Setup of run 1:
==> flow/design.v <==
module yuv_to_rgb (
input            clk             ,  
input            rst_n           ,  
input            start_conversion,  
input      [7:0] y               , 
input      [7:0] u               ,
input      [7:0] v               ,
output reg [7:0] r               , 
output reg [7:0] g               , 
output reg [7:0] b               ,
output reg       pixel_ready        
);
parameter signed [15:0] C_1_402 = 16'h059C;   
parameter signed [15:0] C_0_344 = 16'h0160;   
parameter signed [15:0] C_0_714 = 16'h02DB;   
parameter signed [15:0] C_1_772 = 16'h0716;   
wire signed [15:0] y_s;
wire signed [15:0] u_s;
wire signed [15:0] v_s;
wire signed [31:0] r_temp;
wire signed [31:0] g_temp;
wire signed [31:0] b_temp;
assign y_s = y;
assign u_s = u - 128;   
assign v_s = v - 128;   
assign r_temp = y_s + ((v_s * C_1_402) >>> 10);
assign g_temp = y_s - ((u_s * C_0_344) >>> 10) - ((v_s * C_0_714) >>> 10);
assign b_temp = y_s + ((u_s * C_1_772) >>> 10);
always @(posedge clk or negedge rst_n)	
	if (~rst_n)	            r <= 8'h00; else
	if (start_conversion) begin	
		if (r_temp < 0)	    r <= 8'h00; else
		if (r_temp > 255) 	r <= 8'hFF; else
											    r <= r_temp[7:0];
	end
always @(posedge clk or negedge rst_n)	
	if (~rst_n)	            g <= 8'h00; else
	if (start_conversion) begin	
		if (g_temp < 0)	    g <= 8'h00; else
		if (g_temp > 255) 	g <= 8'hFF; else
											    g <= g_temp[7:0];
	end
always @(posedge clk or negedge rst_n)	
	if (~rst_n)	            b <= 8'h00; else
	if (start_conversion) begin	
		if (b_temp < 0)	    b <= 8'h00; else
		if (b_temp > 255) 	b <= 8'hFF; else
											    b <= b_temp[7:0];
	end
always @(posedge clk or negedge rst_n)
	if (~rst_n)     	        pixel_ready <= 1'b0; else
	if (pixel_ready)          pixel_ready <= 1'b0; else
	if (start_conversion)	    pixel_ready <= 1'b1;
endmodule
module yuv422_to_rgb (
input             pclk               ,  
input             presetn            ,  
input      [31:0] paddr              ,  
input      [31:0] pwdata             ,  
output reg [31:0] prdata             ,  
input         	  pwrite             ,  
input         	  psel               ,  
input         	  penable            , 
output            pslverr            ,  
output            pready             ,  
output reg        irq                ,  
output reg [95:0] rgb_out               
);
localparam IDLE    = 3'd0;
localparam LOAD    = 3'd1;
localparam CONVERT = 3'd2;
reg  [7:0] yuv_mem [0:7];     
reg  [7:0] y0;                
reg  [7:0] u0;                
reg  [7:0] y1;                
reg  [7:0] v0;                
reg  [7:0] y2;                
reg  [7:0] u1;                
reg  [7:0] y3;                
reg  [7:0] v1;                
wire [7:0] r0;                
wire [7:0] g0;                
wire [7:0] b0;                
wire [7:0] r1;                
wire [7:0] g1;                
wire [7:0] b1;                
wire [7:0] r2;                
wire [7:0] g2;                
wire [7:0] b2;                
wire [7:0] r3;                
wire [7:0] g3;                
wire [7:0] b3;                
reg        cnt_writes;        
reg  [2:0] state;             
reg        start_conversion;  
wire [3:0] result_ready;      
yuv_to_rgb conv0 (.clk(pclk), .rst_n(presetn), .start_conversion(start_conversion), .y(y0), .u(u0), .v(v0), .r(r0), .g(g0), .b(b0), .pixel_ready(result_ready[0]));
yuv_to_rgb conv1 (.clk(pclk), .rst_n(presetn), .start_conversion(start_conversion), .y(y1), .u(u0), .v(v0), .r(r1), .g(g1), .b(b1), .pixel_ready(result_ready[1]));
yuv_to_rgb conv2 (.clk(pclk), .rst_n(presetn), .start_conversion(start_conversion), .y(y2), .u(u1), .v(v1), .r(r2), .g(g2), .b(b2), .pixel_ready(result_ready[2]));
yuv_to_rgb conv3 (.clk(pclk), .rst_n(presetn), .start_conversion(start_conversion), .y(y3), .u(u1), .v(v1), .r(r3), .g(g3), .b(b3), .pixel_ready(result_ready[3]));
assign pready  = 1'b1;
assign pslverr = 1'b0;
always @(posedge pclk or negedge presetn)
	if (~presetn)	prdata <= 32'd0; else
	if (psel & ~penable & ~pwrite)	
		case(paddr[7:0])
			8'h20: prdata <= (state == IDLE) ? {32'hFFFFFFFF} : {32'd0};
			8'h30: prdata <= {rgb_out[95:72], 8'd0};   
			8'h34: prdata <= {rgb_out[71:48], 8'd0};   
			8'h38: prdata <= {rgb_out[47:24], 8'd0};   
			8'h3c: prdata <= {rgb_out[23:0], 8'd0};   
		endcase           
always @(posedge pclk or negedge presetn)
	if (~presetn)	                        cnt_writes <= 'd0; else
	if (psel & penable & pready & pwrite)	cnt_writes <= cnt_writes + 'd1;
always @(posedge pclk or negedge presetn)
	if (~presetn)	                                     start_conversion <= 1'b0; else
	if (start_conversion)                              start_conversion <= 1'b0; else
	if (psel & penable & pready & pwrite & cnt_writes) start_conversion <= 1'b1;
always @(posedge pclk or negedge presetn)
	if (~presetn)      	irq <= 1'b0; else
	if (irq)					  irq <= 1'b0; else
	if (&result_ready)	irq <= 1'b1;
always @(posedge pclk or negedge presetn)
	if (~presetn)	                                                  state <= IDLE; else
	case(state)
		IDLE    : if (psel & ~penable & pwrite)                       state <= LOAD;     
		LOAD    : if (psel & penable & pready & pwrite & cnt_writes)  state <= CONVERT;  
		CONVERT : if (&result_ready)                                  state <= IDLE;     
	endcase
always @(posedge pclk or negedge presetn)
	if (~presetn) begin	yuv_mem[0] <= 8'd0;
	                    yuv_mem[1] <= 8'd0;
	                    yuv_mem[2] <= 8'd0;
	                    yuv_mem[3] <= 8'd0;
	                    yuv_mem[4] <= 8'd0;
	                    yuv_mem[5] <= 8'd0;
	                    yuv_mem[6] <= 8'd0;
	                    yuv_mem[7] <= 8'd0; end else
	if (psel & pwrite & ~penable) 
		case (paddr[7:0])                               
      8'h10: begin yuv_mem[0] <= pwdata[7:0];           
									 yuv_mem[1] <= pwdata[15:8];          
									 yuv_mem[2] <= pwdata[23:16];         
									 yuv_mem[3] <= pwdata[31:24]; end     
      8'h14: begin yuv_mem[4] <= pwdata[7:0];           
                   yuv_mem[5] <= pwdata[15:8];          
                   yuv_mem[6] <= pwdata[23:16];         
                   yuv_mem[7] <= pwdata[31:24]; end     
    endcase
always @(posedge pclk or negedge presetn)
	if (~presetn)	            rgb_out <= 96'd0; else
	if (&result_ready)	      rgb_out <= {r0, g0, b0, r1, g1, b1, r2, g2, b2, r3, g3, b3};  
always @(posedge pclk or negedge presetn)
	if (~presetn)	                    y0 <= 'd0; else
	if ((state == LOAD) & cnt_writes) y0 <= yuv_mem[0];
always @(posedge pclk or negedge presetn)
	if (~presetn)	                    u0 <= 'd0; else
	if ((state == LOAD) & cnt_writes) u0 <= yuv_mem[1];
always @(posedge pclk or negedge presetn)
	if (~presetn)	                    y1 <= 'd0; else
	if ((state == LOAD) & cnt_writes) y1 <= yuv_mem[2];
always @(posedge pclk or negedge presetn)
	if (~presetn)	                    v0 <= 'd0; else
	if ((state == LOAD) & cnt_writes) v0 <= yuv_mem[3];
always @(posedge pclk or negedge presetn)
	if (~presetn)	                    y2 <= 'd0; else
	if ((state == LOAD) & cnt_writes) y2 <= yuv_mem[4];
always @(posedge pclk or negedge presetn)
	if (~presetn)	                    u1 <= 'd0; else
	if ((state == LOAD) & cnt_writes) u1 <= yuv_mem[5];
always @(posedge pclk or negedge presetn)
	if (~presetn)	                    y3 <= 'd0; else
	if ((state == LOAD) & cnt_writes) y3 <= yuv_mem[6];
always @(posedge pclk or negedge presetn)
	if (~presetn)	                    v1 <= 'd0; else
	if ((state == LOAD) & cnt_writes) v1 <= yuv_mem[7];
endmodule
clock: 5.84 ns
lec_check: 0
abc_area: 1
cap_margin: 20
cell_pad_in_sites_detail_placement: 0
core_margin: 2
core_utilization: 71
cts_cluster_size: 72
hold_slack_margin: 0.08
min_routing_layer: met1
place_density_lb_addon: 0.19
slew_margin: 20
tns_end_percent: 45
run.sh (not shown) runs the stock make flow with config.mk's settings and CLKGATE_MAP_FILE=.
From the logs: run 1 reached the end of the flow and failed the layout checks with setup timing.
> inputs changed (run 1 -> run 2)
- ABC_AREA: 1 -> unset
- HOLD_SLACK_MARGIN: 0.08 -> unset
- PLACE_DENSITY_LB_ADDON: 0.19 -> unset
- TNS_END_PERCENT: 45 -> unset
- CORE_UTILIZATION: 71 -> 40
- CELL_PAD_IN_SITES_DETAIL_PLACEMENT: 0 -> unset
- CTS_CLUSTER_SIZE: 72 -> unset
- MIN_ROUTING_LAYER: met1 -> unset
- the clock period (ns, I/O delays scaled along): 5.84 -> 9.0
Results
Run 2: done, clean on timing, DRC and antenna. Taking run 1 as the reference, in run 2 core utilization went down, synthesized cell count went down. Looking at end point of the critical path, the conv1.g[4] result is from run 2; the conv3.g[2] one comes from run 1. Measured against run 1, the number of standard cells reported by yosys of run 2 comes out at 0.73 times the reference value. Taking run 1 as the reference, in run 2 placed standard-cell area now sits lower; starting DRC count in detailed routing -about 60%; fraction of area in registers went up 3.0 points; share of the cycle needed by the critical path after routing decreased by 30 points relative to the old numbers; total number of vias went down about 30%. In run 2 relative to run 1, pin count of the biggest net entering global routing had gone down by more than a quarter. Highest-delay cell along the critical path: fa_1 -> run 1, a211oi_2 -> run 2.
Changes in run 3 relative to run 2:
- changing CORE_UTILIZATION from 40 to 61
- changing the clock period (ns, I/O delays scaled along) from 9.0 to 6.13
==> results <==
The higher routed wire length of run 2 and run 3 is in run 3.
Diff run 2 -> run 3 | worst setup slack after layout | decrease of 1.84 ns
Going from run 2 to run 3, endpoint arrival time on the critical path moved down.
Run 3 reports a higher maximum number of pins on one net before global-route repair than run 2 does.
Run 3 finished all stages; however, its layout fails the closing checks, the failures being setup timing.
Compared with run 2, placement density in the core of run 3 is higher.
Run 3: maximum frequency is about 15% higher than what run 2 reported.
Going from run 2 to run 3, worst slack on hold paths shows an increase of 0.0043 ns; area overhead of the layout relative to synthesis rose 14 points.
Post-CTS setup repair buffer count, run 2 and run 3, lower one = run 2.
Modified inputs, run 4 compared to run 3
- CORE_UTILIZATION now 60, was 61
### Flow results
Delta (run 4 minus run 3): total global routing overflow about even, wire length of the first global-routing pass now larger, buffers inserted during post-CTS setup optimization saw a decrease. Across both runs, area of all placed cells without fillers was higher for run 4 than for run 3. In run 4 the implementation completed, yet the final layout does not meet the checks, the culprit being setup timing.
